[design.v]
module  rgb_hsv(
	input                         clk,
	input                         rst,	
	input	     [7:0]            rgb_r,
	input	     [7:0]            rgb_g,
	input	     [7:0]            rgb_b,	
	output reg [8:0] 			  hsv_h, 
	output reg [7:0] 			  hsv_s, 
	output reg [7:0] 			  hsv_v  
);
reg [7:0] top; 
reg [13:0] top_60; 
reg [2:0] rgb_se;
reg [2:0] rgb_se_n; 
reg [7:0] max; 
reg [7:0] min; 
reg [7:0] max_min; 
reg [7:0] hsv_s_m;
reg [7:0] max_n;
reg [7:0] division; 
wire r_g, r_b, g_b;
assign r_g = (rgb_r > rgb_g)? 1'b1:1'b0; 
assign r_b = (rgb_r > rgb_b)? 1'b1:1'b0; 
assign g_b = (rgb_g > rgb_b)? 1'b1:1'b0; 
always @ (posedge clk or negedge rst)
begin
	if (!rst)
	begin
		max <= 8'd0;
		min <= 8'd0;
		top <= 8'd0;
		rgb_se <= 3'b010;
	end
	else 
	begin
	case ({r_g,r_b,g_b})
	3'b000:
			begin 
			max <= rgb_b;
			min <= rgb_r;
			top <= rgb_g - rgb_r; 
			rgb_se <= 3'b000;
			end
	3'b001:
			begin 
			max <= rgb_g;
			min <= rgb_r;
			top <= rgb_b - rgb_r; 
			rgb_se <= 3'b001;
			end
	3'b011:
			begin 
			max <= rgb_g;
			min <= rgb_b;
			top <= rgb_r - rgb_b; 
			rgb_se <= 3'b011;
			end
	3'b100:
			begin 
			max <= rgb_b;
			min <= rgb_g;
			top <= rgb_r - rgb_g; 
			rgb_se <= 3'b100;
			end
	3'b110:
			begin 
			max <= rgb_r;
			min <= rgb_g;
			top <= rgb_b - rgb_g; 
			rgb_se <= 3'b110;
			end
	3'b111:
			begin 
			max <= rgb_r;
			min <= rgb_b;
			top <= rgb_g - rgb_b; 
			rgb_se <= 3'b111;
			end
	default
			begin
			max <= 8'd0;
			min <= 8'd0;
			top <= 8'd0;
			rgb_se <= 3'b010;
			end
	endcase
end
end
always @ (posedge clk or negedge rst)
begin
	if (!rst)
		begin
		top_60 <= 14'd0;
		rgb_se_n <= 3'b010;
		max_min <= 8'd0;
		max_n <= 8'd0;
		end
	else
		begin
		top_60 <= {top,6'b000000} - {top,2'b00}; 
		rgb_se_n <= rgb_se;
		max_min <= max - min;
		max_n <= max;
		end
end
always @ (*)
begin
	division = (max_min > 8'd0) ? top_60 / max_min : 8'd240; 
end
always @ (posedge clk or negedge rst)
begin
	if (!rst)
		hsv_h <= 9'd0;
	else 
	begin
	case (rgb_se_n)
	3'b000:
			hsv_h <= 9'd240 - division; 
	3'b001:
			hsv_h <= 9'd120 + division; 
	3'b011:
			hsv_h <= 9'd120 - division; 
	3'b100:
			hsv_h <= 9'd240 + division; 
	3'b110:
			hsv_h <= 9'd360 - division; 
	3'b111:
			hsv_h <= division; 
	default
			hsv_h <= 9'd0;
	endcase
end
end
always @ (*)
begin
	hsv_s_m = (max_n > 8'd0)? ((max_min == max_n) ? 8'd255 : {max_min[7:0],8'b00000000} / max_n) : 8'd0;
end
always@(posedge clk or negedge rst)
begin
	if (!rst)
      hsv_s <= 8'd0;
	else
	hsv_s <= hsv_s_m;
end
always@(posedge clk or negedge rst)
begin
  if (!rst)
  hsv_v <= 8'd0;
  else
  hsv_v <= max_n;
 end
endmodule
module HSVComparator (
    input   clk,
    input wire [8:0] hsv_get_h, hsv_get_s, hsv_get_v,
    input wire [8:0] hsv_set_h, hsv_set_s, hsv_set_v,
    input wire [2:0] threshold_level,
    output reg [1:0] similar_flag  
);
parameter THRESHOLD1_H = 60, THRESHOLD1_S = 32, THRESHOLD1_V = 32;   
parameter THRESHOLD2_H = 15, THRESHOLD2_S = 8,  THRESHOLD2_V = 8;  
parameter THRESHOLD3_H = 10, THRESHOLD3_S = 5,  THRESHOLD3_V = 5;  
parameter THRESHOLD4_H = 5,  THRESHOLD4_S = 3,  THRESHOLD4_V = 3;   
reg [8:0] h_diff, s_diff, v_diff;
function [8:0] abs_diff;
    input [8:0] a, b;
    if (a > b) begin
        abs_diff = a - b;
    end else begin
        abs_diff = b - a;
    end
endfunction
always @(posedge clk) begin
    similar_flag <= 2'b0;  
    h_diff = abs_diff(hsv_get_h, hsv_set_h);
    s_diff = abs_diff(hsv_get_s, hsv_set_s);
    v_diff = abs_diff(hsv_get_v, hsv_set_v);
    if (h_diff > 180) begin
        h_diff = 360 - h_diff;
    end
    if ({hsv_set_h,hsv_set_s,hsv_set_v} == 24'b0)begin
        similar_flag <= 2'b10;
    end
    else begin
    case(threshold_level)
        3'b000: begin  
            if (h_diff <= THRESHOLD1_H && s_diff <= THRESHOLD1_S && v_diff <= THRESHOLD1_V) begin
                similar_flag <= 2'b01;  
            end
        end
        3'b001: begin  
            if (h_diff <= THRESHOLD2_H && s_diff <= THRESHOLD2_S && v_diff <= THRESHOLD2_V) begin
                similar_flag <= 2'b01;  
            end
        end
        3'b010: begin  
            if (h_diff <= THRESHOLD3_H && s_diff <= THRESHOLD3_S && v_diff <= THRESHOLD3_V) begin
                similar_flag <= 2'b01;  
            end
        end
        3'b111: begin  
            if (h_diff <= THRESHOLD4_H && s_diff <= THRESHOLD4_S && v_diff <= THRESHOLD4_V) begin
                similar_flag <= 2'b01;  
            end
        end
        default: ;  
    endcase 
    end
end
endmodule
module color_match (
    input  wire       clk,
    input  wire       rst_n,
    input  wire [7:0] get_r,
    input  wire [7:0] get_g,
    input  wire [7:0] get_b,
    input  wire [7:0] set_r,
    input  wire [7:0] set_g,
    input  wire [7:0] set_b,
    input  wire [2:0] threshold_level,
    output wire [8:0] get_h,
    output wire [7:0] get_s,
    output wire [7:0] get_v,
    output wire [8:0] set_h,
    output wire [7:0] set_s,
    output wire [7:0] set_v,
    output wire [1:0] similar_flag
);
    rgb_hsv rgb_hsv_get_inst (
        .clk   (clk),
        .rst   (rst_n),
        .rgb_r (get_r),
        .rgb_g (get_g),
        .rgb_b (get_b),
        .hsv_h (get_h),
        .hsv_s (get_s),
        .hsv_v (get_v)
    );
    rgb_hsv rgb_hsv_set_inst (
        .clk   (clk),
        .rst   (rst_n),
        .rgb_r (set_r),
        .rgb_g (set_g),
        .rgb_b (set_b),
        .hsv_h (set_h),
        .hsv_s (set_s),
        .hsv_v (set_v)
    );
    HSVComparator HSVComparator_inst (
        .clk             (clk),
        .hsv_get_h       (get_h),
        .hsv_get_s       ({1'b0, get_s}),
        .hsv_get_v       ({1'b0, get_v}),
        .hsv_set_h       (set_h),
        .hsv_set_s       ({1'b0, set_s}),
        .hsv_set_v       ({1'b0, set_v}),
        .threshold_level (threshold_level),
        .similar_flag    (similar_flag)
    );
endmodule
[run.sh]
#!/bin/bash
# the make line also repeats each setting of config.mk as NAME=value (left out here)
make -C /OpenROAD-flow-scripts/flow DESIGN_CONFIG=/design/flow/config.mk WORK_HOME=/design/flow/orfs CLKGATE_MAP_FILE= finish
[config.mk]
export PLATFORM = sky130hd
export DESIGN_NAME = color_match
export DESIGN_NICKNAME = color_match
export VERILOG_FILES = /design/flow/design.v
export SDC_FILE = /design/flow/constraint.sdc
export NUM_CORES = 4
export LEC_CHECK = 0
export CAP_MARGIN = 20
export CELL_PAD_IN_SITES_GLOBAL_PLACEMENT = 1
export CORE_MARGIN = 3
export CORE_UTILIZATION = 40
export CTS_CLUSTER_SIZE = 45
export GPL_ROUTABILITY_DRIVEN = 0
export MAX_ROUTING_LAYER = met5
export MIN_ROUTING_LAYER = met2
export SLEW_MARGIN = 20
export TNS_END_PERCENT = 25
[constraint.sdc]
create_clock -name core_clock -period 28.0 [get_ports {clk}]
set_input_delay 5.6000 -clock core_clock [delete_from_list [all_inputs] [get_ports {clk}]]
set_output_delay 5.6000 -clock core_clock [all_outputs]
set_load 0.01 [all_outputs]
==> flow_summary.json, run 1 <==
{
  "outcome": "finished clean",
  "place.port_buffers": 104,
  "ff_type": "dfrtp_1",
  "clock.latency.late_pin_ps": 510,
  "finalSetupViolCount": 0,
  "cp-start-kind": "register",
  "critical_path_class": "register to register",
  "fp_util_pct": 40.4,
  "finalClockPeriodUsage_pct": 96.2,
  "die_area_um2": 86600,
  "ctsHoldBuffers": 0,
  "synth.top_cell.area_share_pct": 19.5,
  "warnings": 80,
  "timing.rr.start": "rgb_hsv_set_inst.max_n[7]$_DFF_PN0_",
  "finalWirelength_mm": 117,
  "clkTransAtPathRegs_ps": 100,
  "cts_root_buf": "clkbuf_16",
  "critPathTopFamily": "AND-OR/OR-AND gates",
  "logic_area_um2": 29200,
  "hold_viol_final": 0,
  "synthAoiAreaFrac_pct": 28.7,
  "endpoint": "rgb_hsv_set_inst.hsv_s[0]$_DFF_PN0_",
  "max_slew_margin_pct": 19.8,
  "gr-usage-all-layers_pct": 38.9,
  "yosys-top-cells-count": "518 x ha_1, 357 x nor2_1, 315 x inv_1, 288 x a21oi_1, 285 x nand2_1",
  "dpl.hpwl_mm": 87.6,
  "critPathMostFrequentCell": "o21a_1",
  "coreArea_um2": 82200,
  "grt_pass1_vias": 49800,
  "clock-sinks": 168,
  "topCellsByArea": "ha_1 19%, dfrtp_1 12%, a21oi_1 4.3%",
  "cts_buffers": 17,
  "worst_pin_slew_ps": 1200,
  "path_buffers": 11,
  "antenna_found_initial": 4,
  "crit_path_top_delay_cell": "or4_4",
  "top_area_cell": "ha_1",
  "crit_fanout": 5,
  "hold_end": "rgb_hsv_set_inst.rgb_se_n[1]$_DFF_PN1_",
  "max_freq_mhz": 37.1,
  "crit_start": "rgb_hsv_set_inst.max_n[7]$_DFF_PN0_",
  "firstDrtPassIters": 26,
  "ys_chip_area_um2": 33200,
  "die_w_um": 294,
  "xor_share_pct": 6.45,
  "cts_max_level": 4,
  "ys_sh_simple_pct": 20.4,
  "critical_path_arrival_ps": 27300,
  "grt_start_max_net_pins": 62,
  "antenna_left": 0,
  "syn_inst": 4320,
  "drc": 0,
  "cts_buffer_depth": 2,
  "hold_class": "register to register",
  "grt-ovfl-total": 0,
  "dr.first_iter.drc_count": 6892,
  "ys_ff": 168,
  "ys_sh_adder_pct": 21.0,
  "endpoint_kind": "register",
  "cts_tree": "yes",
  "ys_types": 120,
  "grt_pass1_wl_mm": 178,
  "final.min_clock_period_ps": 26940,
  "vias": 47500,
  "dieHeight_um": 294,
  "async_reset_ff_share_pct": 98.8,
  "slowest_delay_ps": 590,
  "netlist_area_um2": 33200,
  "regArea_um2": 4200,
  "cp_num_cells": 138,
  "ys_seq_share_pct": 12.6,
  "utilization_pct": 49.1,
  "hold_path.startpoint": "rgb_hsv_set_inst.rgb_se[1]$_DFF_PN1_",
  "wl_per_cell_um": 20.3,
  "yosys_warnings": 2,
  "io_pins": 105,
  "fp_nets": 4913,
  "ys_sh_mux_pct": 5.76,
  "logic_family": "AND-OR/OR-AND gates",
  "cp.required_ps": 28360,
  "skew_ps": 28.9,
  "most_common_cell": "ha_1",
  "finalNetCount": 5271,
  "row_count": 105,
  "ff2ff_setup_slack_ps": 1060,
  "drv_slew": 0,
  "n_fill_cell": 8155,
  "r2r-end": "rgb_hsv_set_inst.hsv_s[0]$_DFF_PN0_",
  "cap_violations": 0,
  "viasPerCell": 8.24,
  "area_growth_pct": 21.5,
  "finalSetupTns_ps": 0,
  "edf_count": 0,
  "ys_cells": 4320,
  "syn_avg_cell_area_um2": 7.70,
  "worstRegToRegCells": 138,
  "min_delay_path_depth": 0
}
[layer usage]
metal  routed length [um]  global-route usage (%)  vias up
li1                     -                       -    16600
met1                    0                       -    16900
met2                55900                    43.5    12900
met3                51200                    56.9     1226
met4                 8950                    4.67       40
met5                 1260                    17.4        -
[what timing repair did]
| item | 4_1_cts | 5_1_grt |
|---|---|---|
| setup endpoints to repair | 14 | 22 |
| gates cloned | 0 | 2 |
| gates resized | 26 | 363 |
| pin swaps | 8 | 195 |
| setup buffers | 13 | 134 |
[cell type report]
| type | instances | share of cell area [%] |
|---|---|---|
| Clock inverter | 14 | 0.390 |
| Timing Repair Buffer | 466 | 9.49 |
| Multi-Input combinational cell | 3709 | 72.3 |
| Inverter | 316 | 2.95 |
| Antenna cell | 5 | 0.0310 |
| Sequential cell | 168 | 10.4 |
| Tap cell | 1070 | 3.31 |
| Clock buffer | 18 | 1.09 |
[per-stage QoR]
step	cells	setup WS, ps	instance area (um2)	hold WS (ps)
2_1_floorplan	4320	-43.0	33500	331
3_3_place_gp	5580	-1080	36900	334
4_1_cts	5625	-65.0	37700	357
6_report	5766	1060	40400	357
5_1_grt	5764	-299	40400	365
3_5_place_dp	5580	-1100	36900	337
==> run 2: changes to the inputs <==
- ABC_AREA: unset -> 1
- CELL_PAD_IN_SITES_GLOBAL_PLACEMENT: 1 -> unset
- CORE_MARGIN: 3 -> 2
- CORE_UTILIZATION: 40 -> 72
- CTS_CLUSTER_DIAMETER: unset -> 357
- CTS_CLUSTER_SIZE: 45 -> unset
- GPL_ROUTABILITY_DRIVEN: 0 -> unset
- MAX_ROUTING_LAYER: met5 -> met4
- MIN_ROUTING_LAYER: met2 -> unset
- PLACE_DENSITY_LB_ADDON: unset -> 0.03
- SETUP_SLACK_MARGIN: unset -> -0.24
- TNS_END_PERCENT: 25 -> unset
- clock period: 28.0 -> 23.8 ns (I/O delays scaled with it)
==> run 2 against run 1 <==
First-iteration DRC count shrank 37%. Clock skew shrank 11 ps. Via count shrank 20%. Hold slack lost 7.3 ps. Die size shrank 45%. Sequential cell count is the same. Area after synthesis shrank 0.72%. Global-route usage grew 0.19 points. Worst setup slack lost 2300 ps. Now fails the layout checks on setup timing. Design area shrank 3.6%. Register-to-register slack lost 2300 ps.
==> flow_summary.json, run 2 <==
{
  "ys_types": 74,
  "cp.required_ps": 24140,
  "ys_ff": 168,
  "antenna_found_initial": 0,
  "critical_path_arrival_ps": 25350,
  "firstDrtPassIters": 10,
  "most_common_cell": "nand2_1",
  "area_growth_pct": 18.0,
  "endpoint": "rgb_hsv_get_inst.hsv_h[8]$_DFF_PN0_",
  "regArea_um2": 4210,
  "vias": 37800,
  "crit_start": "rgb_hsv_get_inst.max_min[7]$_DFF_PN0_",
  "max_freq_mhz": 40.0,
  "row_count": 78,
  "place.port_buffers": 104,
  "worst_pin_slew_ps": 1050,
  "worstRegToRegCells": 171,
  "gp_congestion": 1.00,
  "xor_share_pct": 8.15,
  "r2r-end": "rgb_hsv_get_inst.hsv_h[8]$_DFF_PN0_",
  "crit_path_top_delay_cell": "o21ai_0",
  "topCellsByArea": "ha_1 20%, nand2_1 13%, dfrtp_1 12%",
  "cp-start-kind": "register",
  "die_area_um2": 47600,
  "cts_buffer_depth": 2,
  "ff2ff_setup_slack_ps": -1210,
  "drc": 0,
  "grt_start_max_net_pins": 103,
  "dp.cells": 5832,
  "ys_sh_adder_pct": 21.0,
  "finalClockPeriodUsage_pct": 105,
  "hold_end": "rgb_hsv_set_inst.rgb_se_n[2]$_DFF_PN0_",
  "coreArea_um2": 45300,
  "design_area_um2": 38900,
  "yosys-top-cells-count": "1129 x nand2_1, 751 x inv_1, 518 x ha_1, 407 x nor2_1, 328 x o21ai_0",
  "place_area_um2": 35500,
  "warnings": 79,
  "async_reset_ff_share_pct": 98.8,
  "clkTransAtPathRegs_ps": 70,
  "logic_family": "simple AND/OR/NAND/NOR gates",
  "critical_path_class": "register to register",
  "finalWirelength_mm": 110,
  "fp_nets": 5660,
  "logic_area_um2": 26900,
  "finalNetCount": 6015,
  "critPathMostFrequentCell": "nand2_1",
  "cp_num_cells": 171,
  "path_buffers": 23,
  "hold_path.startpoint": "rgb_hsv_set_inst.rgb_se[2]$_DFF_PN0_",
  "dpl.hpwl_mm": 74.6,
  "cts_max_level": 4,
  "synth.top_cell.area_share_pct": 19.6,
  "fp_util_pct": 72.9,
  "crit_fanout": 8,
  "gr-usage-all-layers_pct": 39.1,
  "dieHeight_um": 218,
  "io_pins": 105,
  "finalSetupTns_ps": -7690,
  "ff_type": "dfrtp_1",
  "setup_slack_ps": -1210,
  "cts_tree": "yes",
  "hold_viol_final": 0,
  "dp_slack_ps": -835,
  "grt_pass1_wl_mm": 150,
  "synthAoiAreaFrac_pct": 17.3,
  "check.faults": "setup timing",
  "whs_ps": 350,
  "grt_pass1_vias": 32400,
  "clock-sinks": 168,
  "rsz0062_at_grt": "true",
  "hold_class": "register to register",
  "finalSetupViolCount": 10,
  "ys_sh_mux_pct": 0.121,
  "min_delay_path_depth": 0,
  "diodes": 0,
  "yosys_warnings": 2,
  "cts_root_buf": "clkbuf_16",
  "max_slew_margin_pct": 29.4,
  "utilization_pct": 86.0,
  "drv_slew": 0,
  "die_w_um": 218,
  "ctsHoldBuffers": 0,
  "clock.latency.late_pin_ps": 470,
  "slowest_delay_ps": 550,
  "met3_usage_pct": 5.30,
  "skew_ps": 18.0,
  "final.min_clock_period_ps": 25010,
  "ys_cells": 5067,
  "dr.first_iter.drc_count": 4365,
  "ys_chip_area_um2": 33000,
  "grt-ovfl-total": 0,
  "cap_violations": 0,
  "ys_seq_share_pct": 12.7,
  "outcome": "failed layout checks",
  "ys_sh_simple_pct": 30.6,
  "edf_count": 0,
  "wl_per_cell_um": 18.2,
  "met2_usage_pct": 65.6,
  "antenna_left": 0,
  "instances_no_fill": 6035,
  "top_area_cell": "ha_1",
  "grt_use_met1_pct": 47.9,
  "grt_busiest_layer": "met2",
  "syn_avg_cell_area_um2": 6.51,
  "timing.rr.start": "rgb_hsv_get_inst.max_min[7]$_DFF_PN0_",
  "syn_inst": 5067,
  "endpoint_kind": "register",
  "n_fill_cell": 2637,
  "netlist_area_um2": 33000,
  "critPathTopFamily": "AND-OR/OR-AND gates",
  "viasPerCell": 6.27,
  "cts_buffers": 17
}
[run 2: routing by layer]
metal / up-vias / share of wire (%)
met5: - / 0
met2: 2389 / 46
met1: 17100 / 38
li1: 17600 / -
met3: 765 / 9.4
met4: 0 / 6.8
[run 2: layout make-up]
class / count / share of cell area [%]
multi-input combinational: 4027 / 69.1
sequential: 168 / 10.8
timing repair buffer: 409 / 8.75
inverter: 797 / 7.91
tap: 600 / 1.93
clock buffer: 19 / 1.11
clock inverter: 13 / 0.402
timing repair inverter: 2 / 0.0386
[run 2: timing repair]
item,CTS,global route
setup buffers,7,163
endpoints found under the setup margin,16,22
hold endpoints to repair,0,0
gates resized,29,408
pin swaps,5,234
cloned,0,3
==> run 3: changes to the inputs <==
- CELL_PAD_IN_SITES_DETAIL_PLACEMENT: unset -> 1
- CELL_PAD_IN_SITES_GLOBAL_PLACEMENT: unset -> 1
- CORE_UTILIZATION: 72 -> 67
- CTS_CLUSTER_DIAMETER: 357 -> 224
- MAX_ROUTING_LAYER: met4 -> unset
- PLACE_DENSITY_LB_ADDON: 0.03 -> 0.14
- SETUP_SLACK_MARGIN: -0.24 -> 5.0
- TNS_END_PERCENT: unset -> 100
- clock period: 23.8 -> 46.9 ns (I/O delays scaled with it)
==> run 3 against run 2 <==
The run now fails in global placement without I/O. Die size up 7.3%. Synthesized cell count unchanged. Area after synthesis is the same.
==> flow_summary.json, run 3 <==
{
  "async_reset_ff_share_pct": 98.8,
  "die_area_um2": 51100,
  "firstError": "[ERROR FLW-0024] Place density exceeds 1.0 (current PLACE_DENSITY_LB_ADDON =  0.14). Please check if the value of  PLACE_DENSITY_LB_ADDON is between 0 and 0.99.",
  "dieHeight_um": 226,
  "syn_inst": 5067,
  "top_area_cell": "ha_1",
  "ys_types": 74,
  "synthAoiAreaFrac_pct": 17.3,
  "yosys-top-cells-count": "1129 x nand2_1, 751 x inv_1, 518 x ha_1, 407 x nor2_1, 328 x o21ai_0",
  "ys_sh_mux_pct": 0.121,
  "xor_share_pct": 8.15,
  "lastStage": "global placement without I/O",
  "fp_nets": 5660,
  "ff_type": "dfrtp_1",
  "die_w_um": 226,
  "coreArea_um2": 48700,
  "topCellsByArea": "ha_1 20%, nand2_1 13%, dfrtp_1 12%",
  "row_count": 81,
  "ys_sh_adder_pct": 21.0,
  "outcome": "stopped before the end",
  "ys_sh_simple_pct": 30.6,
  "fp_util_pct": 67.7,
  "ys_cells": 5067,
  "edf_count": 0,
  "yosys_warnings": 2,
  "ys_ff": 168,
  "synth.top_cell.area_share_pct": 19.6,
  "ys_seq_share_pct": 12.7,
  "syn_avg_cell_area_um2": 6.51,
  "ys_chip_area_um2": 33000,
  "netlist_area_um2": 33000,
  "most_common_cell": "nand2_1",
  "logic_family": "simple AND/OR/NAND/NOR gates"
}
==> run 4: changes to the inputs <==
- CELL_PAD_IN_SITES_DETAIL_PLACEMENT: 1 -> unset
- CELL_PAD_IN_SITES_GLOBAL_PLACEMENT: 1 -> unset
- CORE_UTILIZATION: 67 -> 60
- CTS_CLUSTER_DIAMETER: 224 -> 179
- CTS_CLUSTER_SIZE: unset -> 100
- PLACE_DENSITY: unset -> 0.39
- PLACE_DENSITY_LB_ADDON: 0.14 -> unset
- SETUP_SLACK_MARGIN: 5.0 -> unset
- TNS_END_PERCENT: 100 -> 15
- clock period: 46.9 -> 15.1 ns (I/O delays scaled with it)
==> run 4 against run 3 <==
The flow stops in global routing. Area after synthesis unchanged. Die size increased by 11%. Synthesized cell count is the same.
==> flow_summary.json, run 4 <==
{
  "yosys-top-cells-count": "1129 x nand2_1, 751 x inv_1, 518 x ha_1, 407 x nor2_1, 328 x o21ai_0",
  "ff_type": "dfrtp_1",
  "firstError": "[ERROR GRT-0232] Routing congestion too high. Check the congestion heatmap in the GUI.",
  "topCellsByArea": "ha_1 20%, nand2_1 13%, dfrtp_1 12%",
  "cts_buffers": 17,
  "ys_seq_share_pct": 12.7,
  "xor_share_pct": 8.15,
  "dpl.hpwl_mm": 86.0,
  "cts_max_level": 4,
  "ys_sh_simple_pct": 30.6,
  "async_reset_ff_share_pct": 98.8,
  "most_common_cell": "nand2_1",
  "ys_cells": 5067,
  "gr-usage-all-layers_pct": 75.6,
  "logic_family": "simple AND/OR/NAND/NOR gates",
  "place.port_buffers": 104,
  "synth.top_cell.area_share_pct": 19.6,
  "fp_nets": 5660,
  "ys_sh_adder_pct": 21.0,
  "lastStage": "global routing",
  "yosys_warnings": 2,
  "fp_util_pct": 61.0,
  "dieHeight_um": 239,
  "syn_avg_cell_area_um2": 6.51,
  "ys_types": 74,
  "ys_ff": 168,
  "die_area_um2": 56900,
  "coreArea_um2": 54100,
  "outcome": "stopped before the end",
  "synthAoiAreaFrac_pct": 17.3,
  "die_w_um": 239,
  "io_pins": 105,
  "syn_inst": 5067,
  "top_area_cell": "ha_1",
  "ys_sh_mux_pct": 0.121,
  "edf_count": 0,
  "grt-ovfl-total": 166,
  "clock-sinks": 168,
  "gp_congestion": 0.967,
  "cts_root_buf": "clkbuf_16",
  "cts_buffer_depth": 2,
  "row_count": 85,
  "ys_chip_area_um2": 33000,
  "netlist_area_um2": 33000
}
==> run 4: per-stage QoR <==
step	std cells	cell area, um2	setup WS (ps)	util (%)
floorplan	5067	33400	-7760	-
global placement	6973	43700	-7590	80.8
detailed placement	6973	43700	-8010	80.8
CTS	7289	47300	-6680	87.4
==> run 4: metal layers <==
metal | global-route usage (%) | GRT overflow
met5 | 35.9 | 2
met4 | 69.0 | 48
met3 | 63.0 | 13
met2 | 92.4 | 88
met1 | 75.6 | 15
==> run 4: timing repair <==
action / in CTS
gates resized: 242
cloned: 3
buffers inserted: 282
hold buffers: 0
endpoints found under the setup margin: 28
pin swaps: 232
==> run 5: changes to the inputs <==
- ABC_AREA: 1 -> unset
- CORE_UTILIZATION: 60 -> 58
- CTS_CLUSTER_DIAMETER: 179 -> unset
- CTS_CLUSTER_SIZE: 100 -> unset
- PLACE_DENSITY: 0.39 -> unset
- TNS_END_PERCENT: 15 -> unset
- clock period: 15.1 -> 18.9 ns (I/O delays scaled with it)
==> run 5 against run 4 <==
Now fails the layout checks on setup timing. Area after synthesis rose by 0.72%. Die size increased by 4.1%. Synthesized cell count shrank 15%.
==> flow_summary.json, run 5 <==
{
  "cts_root_buf": "clkbuf_16",
  "antenna_found_initial": 9,
  "cp-start-kind": "register",
  "ys_chip_area_um2": 33200,
  "ctsHoldBuffers": 0,
  "synth.top_cell.area_share_pct": 19.5,
  "wl_per_cell_um": 24.2,
  "synthAoiAreaFrac_pct": 28.7,
  "ys_sh_adder_pct": 21.0,
  "die_w_um": 243,
  "finalClockPeriodUsage_pct": 151,
  "place.port_buffers": 104,
  "cts_max_level": 4,
  "finalWirelength_mm": 163,
  "ff2ff_setup_slack_ps": -9730,
  "die_area_um2": 59300,
  "ys_seq_share_pct": 12.6,
  "finalSetupTns_ps": -175250,
  "ff_type": "dfrtp_1",
  "ys_sh_simple_pct": 20.4,
  "drc": 0,
  "cts_tree": "yes",
  "top_area_cell": "ha_1",
  "syn_avg_cell_area_um2": 7.70,
  "max_freq_mhz": 34.9,
  "grt-ovfl-total": 0,
  "skew_ps": 16.7,
  "yosys_warnings": 2,
  "critical_path_arrival_ps": 28950,
  "warnings": 81,
  "min_delay_path_depth": 0,
  "timing.rr.start": "rgb_hsv_set_inst.max_n[7]$_DFF_PN0_",
  "drv_slew": 0,
  "critPathMostFrequentCell": "o21a_1",
  "dpl.hpwl_mm": 87.7,
  "whs_ps": 346,
  "dieHeight_um": 243,
  "hold_viol_final": 0,
  "grt_pass1_vias": 41400,
  "clock-sinks": 168,
  "io_pins": 105,
  "crit_start": "rgb_hsv_set_inst.max_n[7]$_DFF_PN0_",
  "netlist_area_um2": 33200,
  "dp.cells": 6180,
  "critPathTopFamily": "AND-OR/OR-AND gates",
  "cp.required_ps": 19220,
  "endpoint": "rgb_hsv_set_inst.hsv_s[0]$_DFF_PN0_",
  "hold_end": "rgb_hsv_set_inst.rgb_se_n[2]$_DFF_PN0_",
  "check.faults": "setup timing",
  "logic_family": "AND-OR/OR-AND gates",
  "grt_start_max_net_pins": 91,
  "yosys-top-cells-count": "518 x ha_1, 357 x nor2_1, 315 x inv_1, 288 x a21oi_1, 285 x nand2_1",
  "firstDrtPassIters": 17,
  "cts_buffer_depth": 2,
  "worstRegToRegCells": 143,
  "finalNetCount": 6540,
  "r2r-end": "rgb_hsv_set_inst.hsv_s[0]$_DFF_PN0_",
  "cp_num_cells": 143,
  "hold_path.startpoint": "rgb_hsv_set_inst.rgb_se[2]$_DFF_PN0_",
  "fp_util_pct": 58.8,
  "syn_inst": 4320,
  "clkTransAtPathRegs_ps": 80,
  "endpoint_kind": "register",
  "viasPerCell": 6.84,
  "setup_slack_ps": -9730,
  "cap_violations": 0,
  "ys_types": 120,
  "slowest_delay_ps": 810,
  "most_common_cell": "ha_1",
  "ys_sh_mux_pct": 5.76,
  "max_slew_margin_pct": 21.8,
  "edf_count": 0,
  "rsz0062_at_grt": "true",
  "finalSetupViolCount": 27,
  "hold_class": "register to register",
  "cts_buffers": 17,
  "crit_path_top_delay_cell": "xnor2_1",
  "crit_fanout": 6,
  "worst_pin_slew_ps": 1160,
  "critical_path_class": "register to register",
  "xor_share_pct": 6.45,
  "gr-usage-all-layers_pct": 41.7,
  "coreArea_um2": 56500,
  "area_growth_pct": 53.3,
  "utilization_pct": 90.2,
  "instances_no_fill": 6718,
  "grt_pass1_wl_mm": 205,
  "gp_congestion": 1.02,
  "path_buffers": 21,
  "antenna_left": 0,
  "ys_ff": 168,
  "row_count": 87,
  "clock.latency.late_pin_ps": 460,
  "final.min_clock_period_ps": 28630,
  "topCellsByArea": "ha_1 19%, dfrtp_1 12%, a21oi_1 4.3%",
  "vias": 45900,
  "outcome": "failed layout checks",
  "dr.first_iter.drc_count": 6859,
  "ys_cells": 4320,
  "async_reset_ff_share_pct": 98.8,
  "fp_nets": 4913
}
## run 5: routing by layer
layer / wire length (um) / vias to the layer above / track usage, % / part of all wire, %
met5: 110 / - / 0 / 0.068
met4: 15900 / 10 / 21.8 / 9.8
met3: 22400 / 1674 / 7.59 / 14
met2: 68700 / 4067 / 68.8 / 42
met1: 55500 / 20900 / 51.8 / 34
li1: - / 19300 / - / -
## run 5: cell type report
| class | count | area [um2] |
|---|---|---|
| multi-input combinational | 3709 | 30500 |
| timing repair buffer | 1735 | 13500 |
| fill | 2482 | 5530 |
| sequential | 168 | 4200 |
| inverter | 316 | 1190 |
| tap | 756 | 946 |
| clock buffer | 18 | 439 |
| clock inverter | 13 | 136 |
| antenna | 3 | 7.51 |
## run 5: what timing repair did
action | CTS | global route
endpoints found under the setup margin | 26 | 26
resized | 247 | 236
pin swaps | 276 | 248
buffers inserted | 383 | 141
gates cloned | 1 | 1
## run 5: metrics by stage
stage / area, um2 / setup slack, ps
6_report: 51000 / -9730
5_1_grt: 51000 / -10840
4_1_cts: 48700 / -6350
3_5_place_dp: 44200 / -7960
3_3_place_gp: 44200 / -7550
2_1_floorplan: 34500 / -7950
==> run 6: changes to the inputs <==
- ABC_AREA: unset -> 1
- CORE_UTILIZATION: 58 -> 66
- CTS_CLUSTER_DIAMETER: unset -> 179
- CTS_CLUSTER_SIZE: unset -> 100
- PLACE_DENSITY: unset -> 0.39
- TNS_END_PERCENT: unset -> 10
- clock period: 18.9 -> 15.7 ns (I/O delays scaled with it)
==> run 6 against run 5 <==
The run now fails in global routing. Area after synthesis down 0.72%. Die size is 13% lower. Synthesized cell count grew 17%.
==> flow_summary.json, run 6 <==
{
  "lastStage": "global routing",
  "edf_count": 0,
  "row_count": 81,
  "ff_type": "dfrtp_1",
  "ys_sh_adder_pct": 21.0,
  "netlist_area_um2": 33000,
  "place.port_buffers": 104,
  "ctsHoldBuffers": 0,
  "most_common_cell": "nand2_1",
  "top_area_cell": "ha_1",
  "ys_ff": 168,
  "synth.top_cell.area_share_pct": 19.6,
  "dieHeight_um": 228,
  "topCellsByArea": "ha_1 20%, nand2_1 13%, dfrtp_1 12%",
  "cts_buffers": 17,
  "dpl.hpwl_mm": 94.4,
  "gp_congestion": 1.00,
  "cts_buffer_depth": 2,
  "die_w_um": 228,
  "coreArea_um2": 49200,
  "yosys-top-cells-count": "1129 x nand2_1, 751 x inv_1, 518 x ha_1, 407 x nor2_1, 328 x o21ai_0",
  "fp_nets": 5660,
  "ys_sh_simple_pct": 30.6,
  "io_pins": 105,
  "xor_share_pct": 8.15,
  "gr-usage-all-layers_pct": 89.0,
  "yosys_warnings": 2,
  "cts_root_buf": "clkbuf_16",
  "clock-sinks": 168,
  "ys_types": 74,
  "synthAoiAreaFrac_pct": 17.3,
  "dp.cells": 6916,
  "async_reset_ff_share_pct": 98.8,
  "ys_seq_share_pct": 12.7,
  "ys_chip_area_um2": 33000,
  "fp_util_pct": 67.2,
  "grt-ovfl-total": 1377,
  "firstError": "[ERROR GRT-0116] Global routing finished with congestion. Check the congestion regions in the DRC Viewer.",
  "outcome": "stopped before the end",
  "syn_inst": 5067,
  "logic_family": "simple AND/OR/NAND/NOR gates",
  "ys_sh_mux_pct": 0.121,
  "ys_cells": 5067,
  "die_area_um2": 51800,
  "syn_avg_cell_area_um2": 6.51,
  "cts_max_level": 4
}
run 6: stage by stage:
step | setup slack (ps) | utilization (%) | instance area, um2
after floorplan | -7160 | - | 33200
after global placement | -6690 | 88.2 | 43400
after detailed placement | -8600 | 88.2 | 43400
after CTS | -6450 | 95.4 | 46900
run 6: what timing repair did:
| item | 4_1_cts |
|---|---|
| buffers inserted | 230 |
| cloned | 4 |
| pin swaps | 267 |
| resized | 354 |
| setup endpoints to repair | 28 |
run 6: per-layer routing:
layer / global-route usage [%] / overflow
met3: 81.8 / 134
met2: 102 / 751
met5: 62.1 / 27
met1: 87.9 / 126
met4: 82.7 / 339
==> run 7: changes to the inputs <==
- ABC_AREA: 1 -> unset
- CORE_UTILIZATION: 66 -> 59
- CTS_CLUSTER_DIAMETER: 179 -> unset
- CTS_CLUSTER_SIZE: 100 -> unset
- PLACE_DENSITY: 0.39 -> 0.6
- TNS_END_PERCENT: 10 -> unset
- clock period: 15.7 -> 22.7 ns (I/O delays scaled with it)
==> run 7 against run 6 <==
The layout now fails its checks (setup timing). Area after synthesis is 0.72% higher. Synthesized cell count is 15% lower. Die size is 12% higher.
==> flow_summary.json, run 7 <==
{
  "cts_root_buf": "clkbuf_16",
  "ff2ff_setup_slack_ps": -5640,
  "synthAoiAreaFrac_pct": 28.7,
  "edf_count": 0,
  "area_growth_pct": 47.6,
  "instances_no_fill": 6532,
  "place.port_buffers": 104,
  "critPathTopFamily": "AND-OR/OR-AND gates",
  "clock-sinks": 168,
  "fp_nets": 4913,
  "synth.top_cell.area_share_pct": 19.5,
  "finalSetupViolCount": 23,
  "ys_chip_area_um2": 33200,
  "worst_pin_slew_ps": 1180,
  "vias": 42600,
  "antenna_left": 0,
  "logic_area_um2": 30000,
  "most_common_cell": "ha_1",
  "gp_congestion": 0.963,
  "skew_ps": 21.8,
  "endpoint": "rgb_hsv_get_inst.hsv_h[6]$_DFF_PN0_",
  "outcome": "failed layout checks",
  "dpl.hpwl_mm": 87.0,
  "xor_share_pct": 6.45,
  "gr-usage-all-layers_pct": 41.2,
  "hold_end": "rgb_hsv_get_inst.rgb_se_n[2]$_DFF_PN0_",
  "slowest_delay_ps": 480,
  "r2r-end": "rgb_hsv_get_inst.hsv_h[6]$_DFF_PN0_",
  "critical_path_arrival_ps": 28720,
  "max_slew_margin_pct": 20.8,
  "firstDrtPassIters": 11,
  "warnings": 84,
  "ys_types": 120,
  "finalSetupTns_ps": -68530,
  "regArea_um2": 4200,
  "min_delay_path_depth": 0,
  "async_reset_ff_share_pct": 98.8,
  "coreArea_um2": 56100,
  "critical_path_class": "register to register",
  "viasPerCell": 6.52,
  "ctsHoldBuffers": 0,
  "cts_max_level": 4,
  "wl_per_cell_um": 21.6,
  "ys_sh_mux_pct": 5.76,
  "grt_start_max_net_pins": 107,
  "dr.first_iter.drc_count": 4908,
  "ys_ff": 168,
  "finalWirelength_mm": 141,
  "cts_buffer_depth": 2,
  "cp-start-kind": "register",
  "ff_type": "dfrtp_1",
  "grt_pass1_vias": 39500,
  "cap_violations": 0,
  "drv_slew": 0,
  "yosys-top-cells-count": "518 x ha_1, 357 x nor2_1, 315 x inv_1, 288 x a21oi_1, 285 x nand2_1",
  "cp.required_ps": 23070,
  "crit_path_top_delay_cell": "o22a_1",
  "check.faults": "setup timing",
  "yosys_warnings": 2,
  "crit_fanout": 11,
  "finalNetCount": 6354,
  "grt_pass1_wl_mm": 194,
  "syn_inst": 4320,
  "ys_sh_adder_pct": 21.0,
  "cts_buffers": 17,
  "endpoint_kind": "register",
  "clkTransAtPathRegs_ps": 80,
  "ys_seq_share_pct": 12.6,
  "dieHeight_um": 241,
  "max_freq_mhz": 35.3,
  "final.min_clock_period_ps": 28340,
  "ys_cells": 4320,
  "rsz0062_at_grt": "true",
  "hold_viol_final": 0,
  "die_w_um": 241,
  "drc": 0,
  "topCellsByArea": "ha_1 19%, dfrtp_1 12%, a21oi_1 4.3%",
  "io_pins": 105,
  "ys_sh_simple_pct": 20.4,
  "dp.cells": 6111,
  "top_area_cell": "ha_1",
  "path_buffers": 29,
  "hold_path.startpoint": "rgb_hsv_get_inst.rgb_se[2]$_DFF_PN0_",
  "critPathMostFrequentCell": "o21a_1",
  "crit_start": "rgb_hsv_get_inst.max_min[7]$_DFF_PN0_",
  "grt-ovfl-total": 0,
  "setup_slack_ps": -5640,
  "netlist_area_um2": 33200,
  "antenna_found_initial": 3,
  "hold_class": "register to register",
  "logic_family": "AND-OR/OR-AND gates",
  "worstRegToRegCells": 148,
  "syn_avg_cell_area_um2": 7.70,
  "cp_num_cells": 148,
  "fp_util_pct": 59.3,
  "clock.latency.late_pin_ps": 500,
  "row_count": 87,
  "cts_tree": "yes",
  "n_fill_cell": 2987,
  "die_area_um2": 58300,
  "finalClockPeriodUsage_pct": 125,
  "timing.rr.start": "rgb_hsv_get_inst.max_min[7]$_DFF_PN0_"
}
## run 7: layout make-up
type / count / share of cell area [%]
Clock buffer: 19 / 0.923
Timing Repair Buffer: 1550 / 24.6
Clock inverter: 13 / 0.329
Tap cell: 756 / 1.93
Inverter: 316 / 2.43
Antenna cell: 2 / 0.0102
Multi-Input combinational cell: 3708 / 61.2
Sequential cell: 168 / 8.56
## run 7: repair_timing
item / CTS / global route
pin swaps: 198 / 228
setup buffers: 274 / 132
setup endpoints to repair: 23 / 24
resized: 207 / 201
## run 7: metrics by stage
stage / util [%] / worst slack (ps) / hold WS, ps / cell area, um2
after CTS: 84.2 / -2620 / 349 / 47200
after detailed placement: 77.9 / -4170 / 335 / 43700
after floorplan: - / -4150 / 331 / 34500
final: 87.5 / -5640 / 350 / 49100
after global placement: 77.9 / -3570 / 333 / 43700
after global routing: 87.5 / -6010 / 355 / 49100
## run 7: layer usage
| metal | global-route usage, % | wire length, um | part of all wire, % |
|---|---|---|---|
| met5 | 0 | 14 | 0.0099 |
| met4 | 20.8 | 10900 | 7.7 |
| met3 | 8.59 | 16300 | 12 |
| met2 | 68.1 | 62000 | 44 |
| met1 | 50.7 | 51900 | 37 |
==> run 8: changes to the inputs <==
- CORE_UTILIZATION: 59 -> 72
- CTS_CLUSTER_DIAMETER: unset -> 357
- MAX_ROUTING_LAYER: unset -> met4
- PLACE_DENSITY: 0.6 -> unset
- SETUP_SLACK_MARGIN: unset -> -0.24
- clock period: 22.7 -> 29.3 ns (I/O delays scaled with it)
==> run 8 against run 7 <==
Now clean on timing, DRC and antenna. Utilization fell by 6.7 points. Fmax increased by 1.0%. Routed wire length down 31%. Worst setup slack better by 6900 ps. Hold slack lost 1.1 ps. Via count fell by 20%. Global-route usage shrank 1.2 points. Non-clock buffer count shrank 1307. Area after synthesis did not move. Critical path type unchanged. Critical endpoint is now rgb_hsv_get_inst.hsv_s[0]$_DFF_PN0_.
==> flow_summary.json, run 8 <==
{
  "critPathMostFrequentCell": "ha_1",
  "place.port_buffers": 104,
  "coreArea_um2": 45500,
  "drc": 0,
  "worstRegToRegCells": 138,
  "drv_slew": 0,
  "die_area_um2": 47900,
  "cts_tree": "yes",
  "io_pins": 105,
  "yosys-top-cells-count": "518 x ha_1, 357 x nor2_1, 315 x inv_1, 288 x a21oi_1, 285 x nand2_1",
  "gp_congestion": 1.02,
  "endpoint_kind": "register",
  "ys_chip_area_um2": 33200,
  "antenna_left": 0,
  "cp-start-kind": "register",
  "edf_count": 0,
  "syn_avg_cell_area_um2": 7.70,
  "finalWirelength_mm": 97.4,
  "vias": 34200,
  "cts_buffers": 17,
  "hold_viol_final": 0,
  "async_reset_ff_share_pct": 98.8,
  "fp_util_pct": 73.1,
  "ys_seq_share_pct": 12.6,
  "firstDrtPassIters": 13,
  "utilization_pct": 80.9,
  "critical_path_arrival_ps": 28370,
  "gr-usage-all-layers_pct": 40.0,
  "most_common_cell": "ha_1",
  "crit_fanout": 17,
  "max_freq_mhz": 35.6,
  "logic_family": "AND-OR/OR-AND gates",
  "dieHeight_um": 219,
  "hold_end": "rgb_hsv_get_inst.rgb_se_n[2]$_DFF_PN0_",
  "syn_inst": 4320,
  "critical_path_class": "register to register",
  "final.min_clock_period_ps": 28060,
  "top_area_cell": "ha_1",
  "timing.rr.start": "rgb_hsv_get_inst.max_n[4]$_DFF_PN0_",
  "endpoint": "rgb_hsv_get_inst.hsv_s[0]$_DFF_PN0_",
  "max_slew_margin_pct": 20.4,
  "worst_pin_slew_ps": 1190,
  "grt_pass1_vias": 31400,
  "die_w_um": 219,
  "topCellsByArea": "ha_1 19%, dfrtp_1 12%, a21oi_1 4.3%",
  "dp.cells": 4983,
  "antenna_found_initial": 0,
  "cts_max_level": 4,
  "path_buffers": 5,
  "min_delay_path_depth": 0,
  "finalClockPeriodUsage_pct": 95.8,
  "outcome": "finished clean",
  "grt_pass1_wl_mm": 154,
  "wl_per_cell_um": 19.2,
  "fp_nets": 4913,
  "synthAoiAreaFrac_pct": 28.7,
  "hold_path.startpoint": "rgb_hsv_get_inst.rgb_se[2]$_DFF_PN0_",
  "diodes": 0,
  "ys_types": 120,
  "cts_buffer_depth": 2,
  "ff2ff_setup_slack_ps": 1240,
  "skew_ps": 9.96,
  "rsz0062_at_grt": "true",
  "clock-sinks": 168,
  "area_growth_pct": 10.6,
  "ctsHoldBuffers": 0,
  "ys_sh_adder_pct": 21.0,
  "cap_violations": 0,
  "critPathTopFamily": "AND-OR/OR-AND gates",
  "r2r-end": "rgb_hsv_get_inst.hsv_s[0]$_DFF_PN0_",
  "ys_ff": 168,
  "netlist_area_um2": 33200,
  "ys_sh_mux_pct": 5.76,
  "clkTransAtPathRegs_ps": 80,
  "cp_num_cells": 138,
  "ys_sh_simple_pct": 20.4,
  "finalNetCount": 5047,
  "row_count": 78,
  "yosys_warnings": 2,
  "viasPerCell": 6.75,
  "n_fill_cell": 3208,
  "cts_root_buf": "clkbuf_16",
  "clock.latency.late_pin_ps": 470,
  "dpl.hpwl_mm": 74.2,
  "grt_start_max_net_pins": 86,
  "synth.top_cell.area_share_pct": 19.5,
  "finalSetupViolCount": 0,
  "ys_cells": 4320,
  "xor_share_pct": 6.45,
  "cp.required_ps": 29610,
  "grt-ovfl-total": 0,
  "slowest_delay_ps": 610,
  "ff_type": "dfrtp_1",
  "warnings": 79,
  "dr.first_iter.drc_count": 3625,
  "instances_no_fill": 5067,
  "crit_start": "rgb_hsv_get_inst.max_n[4]$_DFF_PN0_",
  "crit_path_top_delay_cell": "or4b_2",
  "hold_class": "register to register"
}
[run 8: repair_timing]
action	4_1_cts	5_1_grt
pin swaps	0	48
buffers inserted	0	52
gates resized	3	147
setup endpoints to repair	4	18
gates cloned	0	1
hold endpoints to repair	0	0
[run 8: cell type report]
cell class | count | area [um2] | share of cell area (%)
Clock inverter | 13 | 183 | 0.497
Tap cell | 600 | 751 | 2.04
Multi-Input combinational cell | 3708 | 27900 | 75.9
Sequential cell | 168 | 4210 | 11.4
Clock buffer | 19 | 433 | 1.18
Inverter | 316 | 1190 | 3.23
Timing Repair Buffer | 243 | 2100 | 5.70
[run 8: through the flow]
stage	setup slack, ps	setup TNS, ps	cell area, um2	hold slack [ps]
after detailed placement	-237	-654	35200	335
after global placement	311	0	35200	333
final	1240	0	36800	349
after floorplan	-188	-188	33200	331
after global routing	-586	-2910	36800	355
after CTS	-200	-480	35800	350
[run 8: routing by layer]
metal	vias to the layer above	wire (um)	global-route usage [%]
met5	-	0	-
met3	297	8280	6.18
met2	1625	43700	62.8
met1	16000	42100	52.5
li1	16300	-	-
met4	0	3330	13.8
==> run 9: changes to the inputs <==
- CORE_UTILIZATION: 72 -> 71
- CTS_CLUSTER_DIAMETER: 357 -> unset
- CTS_CLUSTER_SIZE: unset -> 37
- MAX_ROUTING_LAYER: met4 -> unset
- SETUP_SLACK_MARGIN: -0.24 -> 4.39
- clock period: 29.3 -> 29.5 ns (I/O delays scaled with it)
==> run 9 against run 8 <==
The run now fails in global routing. Synthesized cell count is the same. Area after synthesis unchanged. Die size increased by 1.4%.
==> flow_summary.json, run 9 <==
{
  "lastStage": "global routing",
  "grt-ovfl-total": 368,
  "gr-usage-all-layers_pct": 85.2,
  "coreArea_um2": 46400,
  "die_area_um2": 48600,
  "async_reset_ff_share_pct": 98.8,
  "ys_sh_mux_pct": 5.76,
  "row_count": 79,
  "ys_sh_simple_pct": 20.4,
  "ys_sh_adder_pct": 21.0,
  "syn_avg_cell_area_um2": 7.70,
  "fp_util_pct": 71.7,
  "dieHeight_um": 220,
  "xor_share_pct": 6.45,
  "dpl.hpwl_mm": 73.8,
  "fp_nets": 4913,
  "most_common_cell": "ha_1",
  "firstError": "[ERROR GRT-0232] Routing congestion too high. Check the congestion heatmap in the GUI.",
  "yosys-top-cells-count": "518 x ha_1, 357 x nor2_1, 315 x inv_1, 288 x a21oi_1, 285 x nand2_1",
  "die_w_um": 220,
  "cts_buffers": 17,
  "top_area_cell": "ha_1",
  "synthAoiAreaFrac_pct": 28.7,
  "ys_types": 120,
  "topCellsByArea": "ha_1 19%, dfrtp_1 12%, a21oi_1 4.3%",
  "io_pins": 105,
  "logic_family": "AND-OR/OR-AND gates",
  "ys_cells": 4320,
  "cts_max_level": 4,
  "ys_seq_share_pct": 12.6,
  "gp_congestion": 0.997,
  "place_area_um2": 35600,
  "ys_chip_area_um2": 33200,
  "place.port_buffers": 104,
  "syn_inst": 4320,
  "cts_buffer_depth": 2,
  "ys_ff": 168,
  "outcome": "stopped before the end",
  "ff_type": "dfrtp_1",
  "synth.top_cell.area_share_pct": 19.5,
  "clock-sinks": 168,
  "edf_count": 0,
  "yosys_warnings": 2,
  "netlist_area_um2": 33200,
  "cts_root_buf": "clkbuf_16"
}
[run 9: routing by layer]
metal,global-route usage [%],GRT overflow
met4,83.6,114
met2,97.8,226
met5,51.5,4
met1,84.6,12
met3,75.4,12
[run 9: repair_timing]
| item | 4_1_cts |
|---|---|
| setup buffers | 368 |
| gates resized | 257 |
| pin swaps | 196 |
| endpoints found under the setup margin | 23 |
| hold buffers | 0 |
| hold endpoints to repair | 0 |
| gates cloned | 2 |
[run 9: per-stage QoR]
| stage | hold WS (ps) | worst slack (ps) | instances |
|---|---|---|---|
| floorplan | 331 | 2650 | 4320 |
| global placement | 333 | 173 | 4946 |
| detailed placement | 343 | -304 | 4946 |
| CTS | 354 | 3170 | 5348 |
==> run 10: changes to the inputs <==
- ABC_AREA: unset -> 0
- CORE_MARGIN: 2 -> 8
- CORE_UTILIZATION: 71 -> 48
- CTS_CLUSTER_DIAMETER: unset -> 78
- CTS_CLUSTER_SIZE: 37 -> 100
- HOLD_SLACK_MARGIN: unset -> 0.13
- PLACE_DENSITY: unset -> 0.79
- SETUP_SLACK_MARGIN: 4.39 -> -2.0
- TNS_END_PERCENT: unset -> 35
- clock period: 29.5 -> 28.0 ns (I/O delays scaled with it)
==> run 10 against run 9 <==
Now fails the layout checks on setup timing. Die size up 60%. Area after synthesis unchanged. Synthesized cell count unchanged.
==> flow_summary.json, run 10 <==
{
  "grt_start_max_net_pins": 72,
  "r2r-end": "rgb_hsv_get_inst.hsv_s[0]$_DFF_PN0_",
  "finalSetupTns_ps": -481,
  "max_slew_margin_pct": 31.3,
  "warnings": 77,
  "vias": 33400,
  "min_delay_path_depth": 0,
  "ys_chip_area_um2": 33200,
  "design_area_um2": 37200,
  "xor_share_pct": 6.45,
  "fp_nets": 4913,
  "cap_violations": 0,
  "synthAoiAreaFrac_pct": 28.7,
  "coreArea_um2": 68600,
  "dieHeight_um": 279,
  "place_area_um2": 36200,
  "critical_path_class": "register to register",
  "netlist_area_um2": 33200,
  "dp_slack_ps": -1460,
  "finalWirelength_mm": 95.6,
  "syn_avg_cell_area_um2": 7.70,
  "firstDrtPassIters": 9,
  "ff_type": "dfrtp_1",
  "area_growth_pct": 11.8,
  "hold_class": "register to register",
  "ff2ff_setup_slack_ps": -430,
  "logic_family": "AND-OR/OR-AND gates",
  "crit_start": "rgb_hsv_get_inst.max_n[6]$_DFF_PN0_",
  "hold_viol_final": 0,
  "yosys-top-cells-count": "518 x ha_1, 357 x nor2_1, 315 x inv_1, 288 x a21oi_1, 285 x nand2_1",
  "cp.required_ps": 28300,
  "rsz0062_at_grt": "true",
  "skew_ps": 13.6,
  "antenna_left": 0,
  "gp_congestion": 0.949,
  "cp-start-kind": "register",
  "ys_ff": 168,
  "row_count": 96,
  "hold_path.startpoint": "rgb_hsv_get_inst.rgb_se[2]$_DFF_PN0_",
  "worstRegToRegCells": 135,
  "drc": 0,
  "path_buffers": 8,
  "critical_path_arrival_ps": 28730,
  "endpoint_kind": "register",
  "place.port_buffers": 104,
  "timing.rr.start": "rgb_hsv_get_inst.max_n[6]$_DFF_PN0_",
  "ys_types": 120,
  "drv_slew": 0,
  "cts_buffer_depth": 2,
  "synth.top_cell.area_share_pct": 19.5,
  "yosys_warnings": 2,
  "critPathMostFrequentCell": "ha_1",
  "antenna_found_initial": 4,
  "finalClockPeriodUsage_pct": 102,
  "crit_fanout": 16,
  "endpoint": "rgb_hsv_get_inst.hsv_s[0]$_DFF_PN0_",
  "setup_slack_ps": -428,
  "topCellsByArea": "ha_1 19%, dfrtp_1 12%, a21oi_1 4.3%",
  "outcome": "failed layout checks",
  "io_pins": 105,
  "ys_cells": 4320,
  "hold_end": "rgb_hsv_get_inst.rgb_se_n[2]$_DFF_PN0_",
  "viasPerCell": 6.13,
  "grt-ovfl-total": 0,
  "ys_seq_share_pct": 12.6,
  "dpl.hpwl_mm": 76.6,
  "finalNetCount": 5092,
  "worst_pin_slew_ps": 1020,
  "cts_tree": "yes",
  "cts_buffers": 17,
  "die_w_um": 279,
  "cts_max_level": 4,
  "cp_num_cells": 135,
  "grt_pass1_vias": 31200,
  "final.min_clock_period_ps": 28430,
  "clock.latency.late_pin_ps": 470,
  "gr-usage-all-layers_pct": 23.4,
  "fp_util_pct": 48.5,
  "clkTransAtPathRegs_ps": 60,
  "crit_path_top_delay_cell": "or4b_2",
  "die_area_um2": 77900,
  "check.faults": "setup timing",
  "async_reset_ff_share_pct": 98.8,
  "top_area_cell": "ha_1",
  "grt_pass1_wl_mm": 154,
  "wl_per_cell_um": 17.6,
  "finalSetupViolCount": 3,
  "slowest_delay_ps": 600,
  "ys_sh_simple_pct": 20.4,
  "most_common_cell": "ha_1",
  "ys_sh_adder_pct": 21.0,
  "clock-sinks": 168,
  "whs_ps": 349,
  "dr.first_iter.drc_count": 2855,
  "ctsHoldBuffers": 0,
  "syn_inst": 4320,
  "edf_count": 0,
  "max_freq_mhz": 35.2,
  "cts_root_buf": "clkbuf_16",
  "ys_sh_mux_pct": 5.76,
  "critPathTopFamily": "AND-OR/OR-AND gates"
}
## run 10: timing repair
| action | in CTS | in global routing |
|---|---|---|
| gates resized | 0 | 62 |
| endpoints found under the setup margin | 0 | 14 |
| setup buffers | 0 | 22 |
## run 10: through the flow
stage / utilization, % / std cells
after global routing: 54.2 / 5445
after floorplan: - / 4320
final: 54.2 / 5445
after global placement: 52.7 / 5390
after CTS: 53.6 / 5420
after detailed placement: 52.7 / 5390
## run 10: per-layer routing
metal,up-vias,part of all wire (%),global-route usage [%]
met5,-,0,0
met4,0,2.9,7.91
met3,204,7.6,4.05
met2,1193,45,38.3
met1,15600,45,30.8
li1,16400,-,-
## run 10: cell type report
| cell class | count | area (um2) |
|---|---|---|
| Fill cell | 6348 | 31400 |
| Multi-Input combinational cell | 3708 | 27600 |
| Sequential cell | 168 | 4200 |
| Timing Repair Buffer | 288 | 2420 |
| Inverter | 316 | 1190 |
| Tap cell | 931 | 1160 |
| Clock buffer | 20 | 447 |
| Clock inverter | 10 | 123 |
| Antenna cell | 4 | 10.0 |
==> run 11: changes to the inputs <==
- ABC_AREA: 0 -> unset
- CORE_MARGIN: 8 -> 2
- CORE_UTILIZATION: 48 -> 29
- CTS_CLUSTER_DIAMETER: 78 -> unset
- CTS_CLUSTER_SIZE: 100 -> unset
- HOLD_SLACK_MARGIN: 0.13 -> unset
- PLACE_DENSITY: 0.79 -> 0.6
- SETUP_SLACK_MARGIN: -2.0 -> unset
- TNS_END_PERCENT: 35 -> unset
- clock period: 28.0 -> 38.7 ns (I/O delays scaled with it)
==> run 11 against run 10 <==
Count of clock-buffer cells in the layout decreased by 1. Critical path depth increased by 6. Design area decreased by 1.7%. Non-clock buffer count decreased by 151. The run now finishes clean. Critical endpoint unchanged. Worst setup slack improved by 4400 ps. Clock skew increased by 3.8 ps. Area after synthesis unchanged. Via count decreased by 4.3%.
==> flow_summary.json, run 11 <==
{
  "outcome": "finished clean",
  "clock-sinks": 168,
  "grt_pass1_wl_mm": 160,
  "hold_class": "register to register",
  "fp_util_pct": 29.2,
  "die_w_um": 343,
  "drc": 0,
  "path_buffers": 3,
  "wl_per_cell_um": 17.1,
  "die_area_um2": 117000,
  "critPathMostFrequentCell": "ha_1",
  "place.port_buffers": 104,
  "dieHeight_um": 343,
  "clock.latency.late_pin_ps": 480,
  "topCellsByArea": "ha_1 19%, dfrtp_1 12%, a21oi_1 4.3%",
  "ys_cells": 4320,
  "viasPerCell": 5.44,
  "worst_pin_slew_ps": 1080,
  "cts_tree": "yes",
  "cts_max_level": 4,
  "critical_path_arrival_ps": 35060,
  "endpoint": "rgb_hsv_get_inst.hsv_s[0]$_DFF_PN0_",
  "timing.rr.start": "rgb_hsv_get_inst.max_n[6]$_DFF_PN0_",
  "syn_inst": 4320,
  "antenna_found_initial": 3,
  "utilization_pct": 32.0,
  "gp_congestion": 0.894,
  "finalSetupTns_ps": 0,
  "cap_violations": 0,
  "finalNetCount": 4941,
  "cts_setup_buffers": 0,
  "instances_no_fill": 5873,
  "grt_pass1_vias": 29900,
  "dpl.hpwl_mm": 80.6,
  "yosys_warnings": 2,
  "critPathTopFamily": "AND-OR/OR-AND gates",
  "ys_ff": 168,
  "syn_avg_cell_area_um2": 7.70,
  "antenna_left": 0,
  "cts_buffers": 17,
  "grt-ovfl-total": 0,
  "drv_slew": 0,
  "crit_fanout": 17,
  "min_delay_path_depth": 0,
  "yosys-top-cells-count": "518 x ha_1, 357 x nor2_1, 315 x inv_1, 288 x a21oi_1, 285 x nand2_1",
  "worstRegToRegCells": 141,
  "cts_buffer_depth": 2,
  "hold_end": "rgb_hsv_set_inst.rgb_se_n[2]$_DFF_PN0_",
  "synthAoiAreaFrac_pct": 28.7,
  "cp_num_cells": 141,
  "ys_types": 120,
  "ys_sh_simple_pct": 20.4,
  "rsz0062_at_grt": "false",
  "area_growth_pct": 9.89,
  "grt_start_max_net_pins": 93,
  "cp.required_ps": 39030,
  "synth.top_cell.area_share_pct": 19.5,
  "ys_seq_share_pct": 12.6,
  "whs_ps": 341,
  "fp_nets": 4913,
  "final.min_clock_period_ps": 34730,
  "finalSetupViolCount": 0,
  "max_freq_mhz": 28.8,
  "edf_count": 0,
  "hold_path.startpoint": "rgb_hsv_set_inst.rgb_se[2]$_DFF_PN0_",
  "crit_path_top_delay_cell": "nor2_1",
  "finalClockPeriodUsage_pct": 89.7,
  "skew_ps": 17.4,
  "firstDrtPassIters": 8,
  "crit_start": "rgb_hsv_get_inst.max_n[6]$_DFF_PN0_",
  "ys_chip_area_um2": 33200,
  "async_reset_ff_share_pct": 98.8,
  "most_common_cell": "ha_1",
  "endpoint_kind": "register",
  "dp.cells": 5840,
  "netlist_area_um2": 33200,
  "finalWirelength_mm": 101,
  "ys_sh_adder_pct": 21.0,
  "top_area_cell": "ha_1",
  "ff2ff_setup_slack_ps": 3970,
  "ff_type": "dfrtp_1",
  "cts_root_buf": "clkbuf_16",
  "critical_path_class": "register to register",
  "hold_viol_final": 0,
  "gr-usage-all-layers_pct": 16.7,
  "max_slew_margin_pct": 27.7,
  "logic_family": "AND-OR/OR-AND gates",
  "io_pins": 105,
  "diodes": 0,
  "cp-start-kind": "register",
  "slowest_delay_ps": 770,
  "row_count": 124,
  "dr.first_iter.drc_count": 2160,
  "clkTransAtPathRegs_ps": 80,
  "ys_sh_mux_pct": 5.76,
  "ctsHoldBuffers": 0,
  "post_cts_resized": 0,
  "warnings": 76,
  "vias": 31900,
  "xor_share_pct": 6.45,
  "r2r-end": "rgb_hsv_get_inst.hsv_s[0]$_DFF_PN0_",
  "coreArea_um2": 114000
}
==> run 11: stage by stage <==
step,instance area (um2),setup WS (ps)
finish,36500,3970
global route,36500,1670
CTS,36500,4390
detailed placement,35900,4540
global placement,35900,4540
floorplan,33200,9000
==> run 11: layer usage <==
metal,vias up,routed length [um],part of all wire [%],track usage (%)
met5,-,13,0.013,0
met1,15000,50300,50,24.0
met2,776,42600,42,25.7
li1,16100,-,-,-
met4,2,2250,2.2,4.71
met3,110,5490,5.5,2.39
==> run 11: cell type report <==
cell class,count,area (um2)
clock buffers,19,433
clock inverters,13,155
fillers,12000,77500
inverters,316,1190
multi-input cells,3708,27400
flip-flops and latches,168,4200
well taps,1512,1890
repair buffers,137,1290
